==> job 1710 <==
==> flow/design.v <==
module ALU(
    input [31:0] A, B,
    input [2:0] ALUControl,
    output Carry, OverFlow, Zero, Negative,
    output [31:0] Result
);
    wire [31:0] B_inv;
    wire [32:0] Sum_result;
    wire is_sub;
    assign is_sub = (ALUControl == 3'b001);
    assign B_inv = is_sub ? ~B : B;
    assign Sum_result = A + B_inv + is_sub;
    reg [31:0] Result_reg;
    reg Cout_reg, OverFlow_reg;
    always @(*) begin
        Result_reg = 32'h0;
        Cout_reg = 1'b0;
        OverFlow_reg = 1'b0;
        case (ALUControl)
            3'b000: begin  
                Result_reg = Sum_result[31:0];
                Cout_reg = Sum_result[32];
                OverFlow_reg = (A[31] == B[31]) && (Result_reg[31] != A[31]);
            end
            3'b001: begin  
                Result_reg = Sum_result[31:0];
                Cout_reg = Sum_result[32];
                OverFlow_reg = (A[31] != B[31]) && (Result_reg[31] != A[31]);
            end
            3'b010: Result_reg = A & B;    
            3'b011: Result_reg = A | B;    
            3'b100: Result_reg = A ^ B;    
            3'b101: Result_reg = ($signed(A) < $signed(B)) ? 32'b1 : 32'b0;  
            3'b110: Result_reg = A << B[4:0];  
            3'b111: Result_reg = A >> B[4:0];  
            default: Result_reg = 32'h0;
        endcase
    end
    assign Result   = Result_reg;
    assign Zero     = (Result_reg == 32'b0);
    assign Negative = Result_reg[31];
    assign Carry    = Cout_reg;
    assign OverFlow = OverFlow_reg;
endmodule
`timescale 1ns / 1ps
module ALU_ft (
    input              clk,
    input              rst,
    input      [31:0]  A,
    input      [31:0]  B,
    input      [2:0]   ALUControl,
    output reg [31:0]  Result,
    output reg         Zero,
    output reg         Carry,
    output reg         OverFlow,
    output reg         Negative,
    output reg         fault_detected_out
);
    wire [31:0] alu_res;
    wire alu_z, alu_c, alu_v, alu_n;
    ALU u_alu (
        .A(A),
        .B(B),
        .ALUControl(ALUControl),
        .Result(alu_res),
        .Zero(alu_z),
        .Carry(alu_c),
        .OverFlow(alu_v),
        .Negative(alu_n)
    );
    reg [31:0] res_t1;
    reg [31:0] res_t2;
    localparam STAGE1 = 2'b00;
    localparam STAGE2 = 2'b01;
    localparam STAGE3 = 2'b10;
    reg [1:0] state;
    always @(posedge clk or negedge rst) begin
        if (!rst) begin
            state              <= STAGE1;
            fault_detected_out <= 1'b0;
            res_t1             <= 32'b0;
            res_t2             <= 32'b0;
            Result             <= 32'b0;
            Zero               <= 1'b0;
            Carry              <= 1'b0;
            OverFlow           <= 1'b0;
            Negative           <= 1'b0;
        end
        else begin
            case (state)
                STAGE1: begin
                    res_t1 <= alu_res;           
                    fault_detected_out <= 1'b0;
                    state <= STAGE2;
                end
                STAGE2: begin
                    res_t2 <= alu_res;           
                    if (res_t2 == res_t1) begin
                        Result   <= alu_res;
                        Zero     <= alu_z;
                        Carry    <= alu_c;
                        OverFlow <= alu_v;
                        Negative <= alu_n;
                        state    <= STAGE1;
                    end
                    else begin
                        fault_detected_out <= 1'b1;
                        state <= STAGE3;
                    end
                end
                STAGE3: begin
                    Result   <= alu_res;
                    Zero     <= alu_z;
                    Carry    <= alu_c;
                    OverFlow <= alu_v;
                    Negative <= alu_n;
                    state <= STAGE1;
                end
            endcase
        end
    end
endmodule
==> flow/run.sh <==
#!/bin/bash
# the make line also repeats each setting of config.mk as NAME=value (left out here)
make -C /OpenROAD-flow-scripts/flow DESIGN_CONFIG=/design/flow/config.mk WORK_HOME=/design/flow/orfs CLKGATE_MAP_FILE= finish
==> flow/config.mk <==
export PLATFORM = sky130hd
export DESIGN_NAME = ALU_ft
export DESIGN_NICKNAME = ALU_ft
export VERILOG_FILES = /design/flow/design.v
export SDC_FILE = /design/flow/constraint.sdc
export NUM_CORES = 4
export LEC_CHECK = 0
export ABC_AREA = 1
export CAP_MARGIN = 0
export CORE_MARGIN = 2
export CORE_UTILIZATION = 72
export CTS_CLUSTER_DIAMETER = 298
export CTS_CLUSTER_SIZE = 100
export PLACE_DENSITY = 0.37
export SLEW_MARGIN = 30
export TNS_END_PERCENT = 10
==> flow/constraint.sdc <==
create_clock -name core_clock -period 3.61 [get_ports {clk}]
set_input_delay 0.7220 -clock core_clock [delete_from_list [all_inputs] [get_ports {clk}]]
set_output_delay 0.7220 -clock core_clock [all_outputs]
set_load 0.01 [all_outputs]
==> job 5950: changes against job 1710 <==
Settings changed: ABC_AREA 1 to not set, CAP_MARGIN 0 to 30, CORE_ASPECT_RATIO set to 0.5, CORE_UTILIZATION 72 to 60, CTS_CLUSTER_DIAMETER 298 to 332, CTS_CLUSTER_SIZE 100 to 89, GPL_ROUTABILITY_DRIVEN set to 0, PLACE_DENSITY 0.37 to not set, TNS_END_PERCENT 10 to 15.
==> flow/constraint.sdc (replaced) <==
create_clock -name core_clock -period 6.0 [get_ports {clk}]
set_input_delay 1.2000 -clock core_clock [delete_from_list [all_inputs] [get_ports {clk}]]
set_output_delay 1.2000 -clock core_clock [all_outputs]
set_load 0.01 [all_outputs]
==> job 9887: changes against job 1710 <==
Settings changed: ABC_AREA 1 to not set, CAP_MARGIN 0 to 30, CORE_UTILIZATION 72 to 40, CTS_CLUSTER_DIAMETER 298 to not set, CTS_CLUSTER_SIZE 100 to not set, PLACE_DENSITY 0.37 to not set, TNS_END_PERCENT 10 to not set.
==> flow/constraint.sdc (replaced) <==
create_clock -name core_clock -period 5.66 [get_ports {clk}]
set_input_delay 1.1320 -clock core_clock [delete_from_list [all_inputs] [get_ports {clk}]]
set_output_delay 1.1320 -clock core_clock [all_outputs]
set_load 0.01 [all_outputs]
==> out/writeup.txt <==
The die is 108.9 um tall. The die is 213.8 um wide. Sorting the synthesis cell report by count puts at the top sky130_fd_sc_hd__nor2_1.

For the sequential element share of the synthesized area, the log shows 0.1953. For reference, the top cells by area after synthesis are sky130_fd_sc_hd__dfrtp_1, sky130_fd_sc_hd__ha_1, sky130_fd_sc_hd__mux4_2, sky130_fd_sc_hd__mux2_2, sky130_fd_sc_hd__a21oi_1. Per the detailed placement report, the placed cell area equals 14830 um2.

The portion of netlist area occupied by mux cells is 0.1922. After technology mapping, the gate count stands at 1545. The flow ran to the end and the layout has no timing, DRC or antenna violations.

For this run, the chip area from Yosys synthesis comes to 13200 um2. The met2 routing resource usage after global routing was 0.5939. With the global routing met1 resource utilization at 0.5902, the setup fix buffers added after clock tree synthesis is 0. In this run, placement finished with an instance count of 1927. After clock tree synthesis, the repair step resized 0 gates. After floorplanning, the core was sized to cover 21630 um2.

Top cell type's share of synthesized area: 0.1933. For the effective utilization at floorplan, the log shows 0.6103. The die covers 23280 um2. The adder and majority gate portion of the synthesized area was 0.1228.
Source of the figures above: job 5950

==> out/writeup.txt <==
The adder and majority gate portion of the synthesized area came out at 0.1275. The run stopped with a tool error. In this run, post-CTS repair resized a total of 25 instances. Yosys instantiated no cell more often than sky130_fd_sc_hd__nand2_1. The tools report the area figure in the yosys stat output as 12720 um2. For the global routing met1 resource utilization, the log shows 0.7007. The met2 routing resource usage after global routing was 0.8856; the total die size was 18750 um2. Once placement finished, the instance area stood at 15080 um2.

The run gives 0.2027 as the sequential element share of the synthesized area. Per the post-synthesis report, the number of cells in the design is 2019. The core region is 17300 um2. The first error in the log reads "[ERROR GRT-0116] Global routing finished with congestion. Check the congestion regions in the DRC Viewer".

The last stage reached is 5_1_grt.
Source of the figures above: job 1710

==> out/writeup.txt <==
The run finished with no timing, DRC or antenna violations. The height of the die was 185.7 um; the top cell type's share of synthesized area was 0.1933. The number of placed cells counting well taps was 2117. The setup fix buffers added after clock tree synthesis came out at 0. The portion of netlist area occupied by mux cells is 0.1922.

For the cell count after synthesis, the log shows 1545. The die covers 34480 um2. The width of the die was 185.7 um. The met2 routing resource usage after global routing came out at 0.5100.

Cell with the most instances after synthesis: sky130_fd_sc_hd__nor2_1. The synthesis report lists the most area-consuming cells as sky130_fd_sc_hd__dfrtp_1, sky130_fd_sc_hd__ha_1, sky130_fd_sc_hd__mux4_2, sky130_fd_sc_hd__mux2_2, sky130_fd_sc_hd__a21oi_1. The logs give 0.4528 for the global routing met1 resource utilization and 0.1953 for the sequential element share of the synthesized area. Per the detailed placement report, the placed cell area equals 15410 um2. Adder and majority gate portion of the synthesized area: 0.1228. With the effective utilization at floorplan at 0.4058, the floorplan core area is 32540 um2.
Source of the figures above: job 9887

